Design alu_design, start of the top module:
module alu_design #(parameter W = 16, parameter N = 4) ( 
  clock, reset, CE, INP_valid, MODE, CMD, OPA, OPB, CIN, ERR, RES, OV, COUT, G, L, E);
clock: 5.92 ns
lec_check: 0
cap_margin: 20
core_margin: 2
core_utilization: 52
place_density: 0.6
slew_margin: 20
run.sh (not shown) runs the stock make flow with config.mk's settings and CLKGATE_MAP_FILE=.
The starting point completed, yet does not pass: negative setup slack.
Change:
- CORE_UTILIZATION: 52 -> 57
- PLACE_DENSITY: 0.6 -> unset
- SETUP_SLACK_MARGIN: unset -> 1.84
- clock period: 5.92 -> 6.33 ns (I/O delays scaled with it)
The changed run reached the layout checks and failed them: negative setup slack.
Die size came out lower by 8.6%.
Routed wire length rose by 0.40%.
First-iteration DRC count increases by 33%.
Via count increases by 2.3%.
Non-clock buffer count rises by 40.
Worst setup slack gains 0.28 ns.
Change:
- CORE_UTILIZATION: 57 -> 65
- SETUP_SLACK_MARGIN: 1.84 -> -0.61
- TNS_END_PERCENT: unset -> 5
The new run completed, yet does not pass: negative setup slack.
Synthesized cell count does not change.
Via count rises by 0.76%.
Clock-buffer cell count is unchanged.
Die size falls by 12%.
Design area falls by 7.6%.
Worst setup slack is worse by 0.23 ns.
Global-route usage rises by 6.9 points.
First-iteration DRC count rises by 2.0%.
Change:
- ABC_AREA: unset -> 1
- CORE_UTILIZATION: 65 -> 72
- CTS_CLUSTER_DIAMETER: unset -> 384
- CTS_CLUSTER_SIZE: unset -> 15
- HOLD_SLACK_MARGIN: unset -> 0.29
- PLACE_DENSITY_LB_ADDON: unset -> 0.14
- SETUP_SLACK_MARGIN: -0.61 -> 0.9
- TNS_END_PERCENT: 5 -> unset
- clock period: 6.33 -> 4.4 ns (I/O delays scaled with it)
Effect: The changed run aborted during global routing, error GRT-0116. Synthesized cell count grows by 25%. Die size goes down by 4.8%. Area after synthesis went up by 5.4%.


Starting RTL as in the previous note.
Settings: LEC_CHECK=0, CAP_MARGIN=20, CORE_MARGIN=2, CORE_UTILIZATION=45, PLACE_DENSITY=0.6, SLEW_MARGIN=20; clock period 8.08 ns.
Edit:
- CELL_PAD_IN_SITES_DETAIL_PLACEMENT: unset -> 0
- CORE_UTILIZATION: 45 -> 17
- CTS_CLUSTER_DIAMETER: unset -> 175
- CTS_CLUSTER_SIZE: unset -> 92
- GPL_ROUTABILITY_DRIVEN: unset -> 1
- HOLD_SLACK_MARGIN: unset -> 0.29
- MAX_ROUTING_LAYER: unset -> met5
- PLACE_DENSITY: 0.6 -> 0.78
- SETUP_SLACK_MARGIN: unset -> 0.04
- TNS_END_PERCENT: unset -> 5
- clock period: 8.08 -> 7.8 ns (I/O delays scaled with it)
The changed run completed with no timing, DRC or antenna violations.
Core utilization drops by 30 points.
Global-route usage drops by 24 points.
Final cell count climbs by 31%.
Cell area climbs by 6.6%.
Sequential share of layout area drops by 0.36 points.
Area after synthesis stays the same.
Worst hold slack gets better by 29 ps.
First-iteration DRC count drops by about 11%.
Non-clock buffer count climbs by 40.
Edit:
- ABC_AREA: unset -> 1
- CELL_PAD_IN_SITES_DETAIL_PLACEMENT: 0 -> unset
- CORE_ASPECT_RATIO: unset -> 0.5
- CORE_UTILIZATION: 17 -> 40
- CTS_CLUSTER_DIAMETER: 175 -> 385
- CTS_CLUSTER_SIZE: 92 -> 94
- GPL_ROUTABILITY_DRIVEN: 1 -> unset
- HOLD_SLACK_MARGIN: 0.29 -> -0.09
- MAX_ROUTING_LAYER: met5 -> unset
- PLACE_DENSITY: 0.78 -> 0.43
- SETUP_SLACK_MARGIN: 0.04 -> unset
- TNS_END_PERCENT: 5 -> unset
- clock period: 7.8 -> 8.3 ns (I/O delays scaled with it)
After rerunning: Worst setup slack gains 240 ps; final cell count came out lower by 7.3%; first-iteration DRC count is higher by 25%; die size went down by 55%; register-to-register slack improved by 240 ps; cell area went down by 4.4%; hold slack degrades by 27 ps; wire length went up by 5.8%; utilization increases by 23 points; sequential share of layout area rose by 0.24 points.
Edit:
- ABC_AREA: 1 -> unset
- CORE_ASPECT_RATIO: 0.5 -> unset
- CORE_UTILIZATION: 40 -> 66
- CTS_CLUSTER_DIAMETER: 385 -> unset
- CTS_CLUSTER_SIZE: 94 -> 98
- HOLD_SLACK_MARGIN: -0.09 -> unset
- PLACE_DENSITY: 0.43 -> 0.6
- clock period: 8.3 -> 7.76 ns (I/O delays scaled with it)
After rerunning:
- Now the flow completed, yet does not pass: setup timing
- core utilization went up by 31 points
- cell area went down by 2.6%
- final cell count went down by 22%
- worst setup slack loses 510 ps
- clock-buffer cell count is unchanged
- clock skew went up by 9.4 ps
- worst hold slack gains 23 ps
- fmax went up by 0.44%
- area after synthesis went down by 5.1%


alu_design again, from the RTL that the note above started with.
make LEC_CHECK=0 CAP_MARGIN=35 CORE_ASPECT_RATIO=1.72 CORE_MARGIN=2 CORE_UTILIZATION=36 CTS_CLUSTER_DIAMETER=79 CTS_CLUSTER_SIZE=98 GPL_ROUTABILITY_DRIVEN=1 MAX_ROUTING_LAYER=met4 MIN_ROUTING_LAYER=met1 PLACE_DENSITY_LB_ADDON=0.25 SLEW_MARGIN=15 TNS_END_PERCENT=95 finish   # period 8.3 ns
Rerun with:
Settings changed: ABC_AREA set to 1, CAP_MARGIN 35 to 0, CORE_ASPECT_RATIO 1.72 to not set, CORE_UTILIZATION 36 to 72, CTS_CLUSTER_DIAMETER 79 to 349, CTS_CLUSTER_SIZE 98 to 99, GPL_ROUTABILITY_DRIVEN 1 to not set, MAX_ROUTING_LAYER met4 to not set, MIN_ROUTING_LAYER met1 to not set, PLACE_DENSITY set to 0.39, PLACE_DENSITY_LB_ADDON 0.25 to not set, SETUP_SLACK_MARGIN set to 1.52, SLEW_MARGIN 15 to 40, TNS_END_PERCENT 95 to 5.
Clock period 8.3 ns to 5.13 ns, I/O delays scaled along.
Result:
- The new run failed in global routing
- die size goes down by 47%
- synthesized cell count goes up by 25%
- synthesized area goes up by 5.4%
Rerun with:
Settings changed: ABC_AREA 1 to not set, CAP_MARGIN 0 to 20, CELL_PAD_IN_SITES_DETAIL_PLACEMENT set to 0, CORE_UTILIZATION 72 to 55, CTS_CLUSTER_DIAMETER 349 to not set, CTS_CLUSTER_SIZE 99 to 56, GPL_ROUTABILITY_DRIVEN set to 1, HOLD_SLACK_MARGIN set to 0.29, MAX_ROUTING_LAYER set to met5, PLACE_DENSITY 0.39 to not set, PLACE_DENSITY_LB_ADDON set to 0.24, SETUP_SLACK_MARGIN 1.52 to 1.19, SLEW_MARGIN 40 to 20, TNS_END_PERCENT 5 to not set.
Clock period 5.13 ns to 7.8 ns, I/O delays scaled along.
After rerunning:
- Now the flow went through all stages and came out clean
- die area grows by about 24%
- synthesized area shrinks by about 5%
- synthesized cell count shrinks by about 20%
Rerun with:
Settings changed: ABC_AREA set to 1, CELL_PAD_IN_SITES_DETAIL_PLACEMENT 0 to not set, CORE_UTILIZATION 55 to 40, CTS_CLUSTER_DIAMETER set to 385, CTS_CLUSTER_SIZE 56 to 94, GPL_ROUTABILITY_DRIVEN 1 to not set, HOLD_SLACK_MARGIN 0.29 to -0.09, MAX_ROUTING_LAYER met5 to not set, PLACE_DENSITY set to 0.84, PLACE_DENSITY_LB_ADDON 0.24 to not set, SETUP_SLACK_MARGIN 1.19 to not set.
Clock period 7.8 ns to 8.3 ns, I/O delays scaled along.
- final cell count increases by 21%
- first-iteration DRC count came out higher by 9.7%
- die size rises by 44%
Rerun with:
Settings changed: CORE_UTILIZATION 40 to 68, CTS_CLUSTER_DIAMETER 385 to 349, CTS_CLUSTER_SIZE 94 to 99, HOLD_SLACK_MARGIN -0.09 to not set, PLACE_DENSITY 0.84 to 0.6, SETUP_SLACK_MARGIN set to 1.52, SLEW_MARGIN 20 to 40, TNS_END_PERCENT set to 5.
Clock period 8.3 ns to 5.13 ns, I/O delays scaled along.
After rerunning: Now the flow did not get past global routing (GRT-0116). Area after synthesis is unchanged. Die size went down by 41%. Synthesized cell count does not change.
Rerun with:
Settings changed: CORE_ASPECT_RATIO set to 1.9, CORE_UTILIZATION 68 to 40, CTS_CLUSTER_DIAMETER 349 to 385, CTS_CLUSTER_SIZE 99 to 94, HOLD_SLACK_MARGIN set to -0.09, PLACE_DENSITY 0.6 to 0.42, SETUP_SLACK_MARGIN 1.52 to not set, SLEW_MARGIN 40 to 20, TNS_END_PERCENT 5 to not set.
Clock period 5.13 ns to 8.3 ns, I/O delays scaled along.
Result:
- The changed run completed without violations
- die area grows by 69%
- synthesized area does not change
- synthesized cell count is unchanged


The RTL this note starts from:
==> flow/design.v <==
module alu_design #(parameter W = 16, parameter N = 4) ( 
  clock, reset, CE, INP_valid, MODE, CMD, OPA, OPB, CIN, ERR, RES, OV, COUT, G, L, E);
  input clock;
  input reset;
  input CE;                     
  input [1:0] INP_valid;       
  input MODE;                  
  input [N-1:0] CMD;           
  input [W-1:0] OPA;           
  input [W-1:0] OPB;           
  input CIN;                   
  output reg ERR;              
  output reg [2*W-1:0] RES;    
  output reg OV;               
  output reg COUT;             
  output reg G;                
  output reg L;                
  output reg E;                
parameter SHIFT_W = $clog2(W);
reg [W-1:0] opa_r, opb_r;
reg [N-1:0] cmd_r;
reg [1:0] valid_r;
reg mode_r, cin_r;
reg [2*W - 1:0] res_comb;
reg cout_comb, ov_comb, g_comb, l_comb, e_comb, err_comb;
reg [SHIFT_W-1:0] shift_amount;
always @(posedge clock or posedge reset) begin
  if (reset) begin
    opa_r   <= 0;
    opb_r   <= 0;
    cmd_r   <= 0;
    valid_r <= 0;
    mode_r  <= 0;
    cin_r   <= 0;
  end else if (CE) begin
    opa_r   <= OPA;
    opb_r   <= OPB;
    cmd_r   <= CMD;
    valid_r <= INP_valid;
    mode_r  <= MODE;
    cin_r   <= CIN;
  end
end
always @(*) begin
  res_comb  = 0;
  cout_comb = 0;
  ov_comb   = 0;
  g_comb    = 0;
  l_comb    = 0;
  e_comb    = 0;
  err_comb  = 0;
  shift_amount = 0;
  if (mode_r) begin  
    case (valid_r)
      2'b01: begin  
        case (cmd_r)
          4'b0100: begin
            res_comb  = opa_r + 1;
            cout_comb = res_comb[W];
          end
          4'b0101: begin
            res_comb = opa_r - 1;
            ov_comb  = res_comb[W];
          end
          default: err_comb = 1;
        endcase
      end
      2'b10: begin  
        case (cmd_r)
          4'b0110: begin
            res_comb  = {{W{1'b0}}, opb_r + 1};
            cout_comb = res_comb[W];
          end
          4'b0111: begin
            res_comb = {{W{1'b0}}, opb_r - 1};
            ov_comb  = res_comb[W];
          end
          default: err_comb = 1;
        endcase
      end
      2'b11: begin  
        case (cmd_r)
          4'b0000: begin
            res_comb = opa_r + opb_r;
            cout_comb = res_comb[W];
          end
          4'b0001: begin
            res_comb = opa_r - opb_r;
            ov_comb = (opa_r < opb_r);
          end
          4'b0010: begin
            res_comb = opa_r + opb_r + cin_r;
            cout_comb = res_comb[W];
          end
          4'b0011: begin
            res_comb = opa_r - opb_r - cin_r;
            ov_comb = (opa_r < (opb_r + cin_r));
          end
          4'b1000: begin  
            if (opa_r == opb_r) begin
              e_comb = 1;
              g_comb = 0;
              l_comb = 0;
            end
            else if (opa_r > opb_r) begin
              e_comb = 0;
              g_comb = 1;
              l_comb = 0;
            end
            else begin
              e_comb = 0;
              g_comb = 0;
              l_comb = 1;
            end
          end
          4'b1001:   res_comb = (opa_r + 1) * (opb_r + 1);
          4'b1010: res_comb = (opa_r << 1) * opb_r;
          4'b1011: begin  
                   res_comb = $signed(opa_r) + $signed(opb_r);
                   ov_comb = (($signed(opa_r) > 0 && $signed(opb_r) > 0 && $signed(res_comb[W-1:0]) <= 0) ||
                             ($signed(opa_r) < 0 && $signed(opb_r) < 0 && $signed(res_comb[W-1:0]) >= 0));
                  if ($signed(opa_r) == $signed(opb_r)) begin
                    e_comb = 1;
                    g_comb = 0;
                    l_comb = 0;
                  end
                  else if ($signed(opa_r) > $signed(opb_r)) begin
                    e_comb = 0;
                    g_comb = 1;
                    l_comb = 0;
                  end
                  else begin
                    e_comb = 0;
                    g_comb = 0;
                    l_comb = 1;
                  end
          end
          4'b1100: begin  
                   res_comb = $signed(opa_r) - $signed(opb_r);
                   ov_comb = (($signed(opa_r) >= 0 && $signed(opb_r) < 0 && $signed(res_comb[W-1:0]) < 0) ||
                             ($signed(opa_r) < 0 && $signed(opb_r) >= 0 && $signed(res_comb[W-1:0]) >= 0));
                   if ($signed(opa_r) == $signed(opb_r)) begin
                     e_comb = 1;
                     g_comb = 0;
                     l_comb = 0;
                   end
                   else if ($signed(opa_r) > $signed(opb_r)) begin
                     e_comb = 0;
                     g_comb = 1;
                     l_comb = 0;
                   end
                   else begin
                     e_comb = 0;
                     g_comb = 0;
                     l_comb = 1;
                  end
          end
          default: err_comb = 1;
        endcase
      end
      default: err_comb = 1;
    endcase
  end else begin  
    case (valid_r)
      2'b01: begin  
        case (cmd_r)
          4'b0110:   res_comb = {{W{1'b0}}, ~opa_r};
          4'b1000:  res_comb = {{W{1'b0}}, opa_r >> 1};
          4'b1001:  res_comb = {{W{1'b0}}, opa_r << 1};
          default: err_comb = 1;
        endcase
      end
      2'b10: begin  
        case (cmd_r)
          4'b0111:   res_comb = {{W{1'b0}}, ~opb_r};
          4'b1010:  res_comb = {{W{1'b0}}, opb_r >> 1};
          4'b1011:  res_comb = {{W{1'b0}}, opb_r << 1};
          default: err_comb = 1;
        endcase
      end
      2'b11: begin  
        case (cmd_r)
          4'b0000:   res_comb = {{W{1'b0}}, opa_r & opb_r};
          4'b0001:  res_comb = {{W{1'b0}}, ~(opa_r & opb_r)};
          4'b0010:    res_comb = {{W{1'b0}}, opa_r | opb_r};
          4'b0011:   res_comb = {{W{1'b0}}, ~(opa_r | opb_r)};
          4'b0100:   res_comb = {{W{1'b0}}, opa_r ^ opb_r};
          4'b0101:  res_comb = {{W{1'b0}}, ~(opa_r ^ opb_r)};
          4'b1100: begin  
            if (|opb_r[W-1:SHIFT_W+1])   
              err_comb = 1;
            else begin
              shift_amount = opb_r[SHIFT_W-1:0];
              res_comb = {{W{1'b0}}, (opa_r << shift_amount) | (opa_r >> (W - shift_amount))};
            end
          end
          4'b1101: begin  
            if (|opb_r[W-1:SHIFT_W+1])   
              err_comb = 1;
            else begin
              shift_amount = opb_r[SHIFT_W-1:0];
              res_comb = {{W{1'b0}}, (opa_r >> shift_amount) | (opa_r << (W - shift_amount))};
            end
          end
          default: err_comb = 1;
        endcase
      end
      default: err_comb = 1;
    endcase
  end
end
always @(posedge clock or posedge reset) begin
  if (reset) begin
    RES  <= 0;
    COUT <= 0;
    OV   <= 0;
    G    <= 0;
    L    <= 0;
    E    <= 0;
    ERR  <= 0;
  end else if (CE) begin
    RES  <= res_comb;
    COUT <= cout_comb;
    OV   <= ov_comb;
    G    <= g_comb;
    L    <= l_comb;
    E    <= e_comb;
    ERR  <= err_comb;
  end
end
endmodule
clock: 8.3 ns
lec_check: 0
abc_area: 1
cap_margin: 20
cell_pad_in_sites_detail_placement: 1
cell_pad_in_sites_global_placement: 3
core_aspect_ratio: 1.37
core_margin: 8
core_utilization: 15
cts_cluster_size: 96
gpl_routability_driven: 1
gpl_timing_driven: 0
max_routing_layer: met4
min_routing_layer: met2
setup_slack_margin: 0.43
slew_margin: 20
tns_end_percent: 90
The baseline passed the timing, design-rule and antenna checks.
Next try:
CELL_PAD_IN_SITES_DETAIL_PLACEMENT = unset   (was 1)
CELL_PAD_IN_SITES_GLOBAL_PLACEMENT = unset   (was 3)
CORE_ASPECT_RATIO = unset   (was 1.37)
CORE_MARGIN = 2   (was 8)
CORE_UTILIZATION = 40   (was 15)
CTS_CLUSTER_DIAMETER = 385   (was unset)
CTS_CLUSTER_SIZE = 94   (was 96)
GPL_ROUTABILITY_DRIVEN = unset   (was 1)
GPL_TIMING_DRIVEN = unset   (was 0)
HOLD_SLACK_MARGIN = -0.09   (was unset)
MAX_ROUTING_LAYER = unset   (was met4)
MIN_ROUTING_LAYER = unset   (was met2)
PLACE_DENSITY = 0.37   (was unset)
SETUP_SLACK_MARGIN = unset   (was 0.43)
TNS_END_PERCENT = unset   (was 90)
Result: Sequential share of layout area rises by 0.55 points. Worst hold slack gets worse by 0.0071 ns. Register-to-register slack gets worse by 0.09 ns. Count of clock-buffer cells in the layout went up by 1. Fmax decreases by 1.1%. Routed wire length shrinks by 36%. Cell count is lower by 25%.
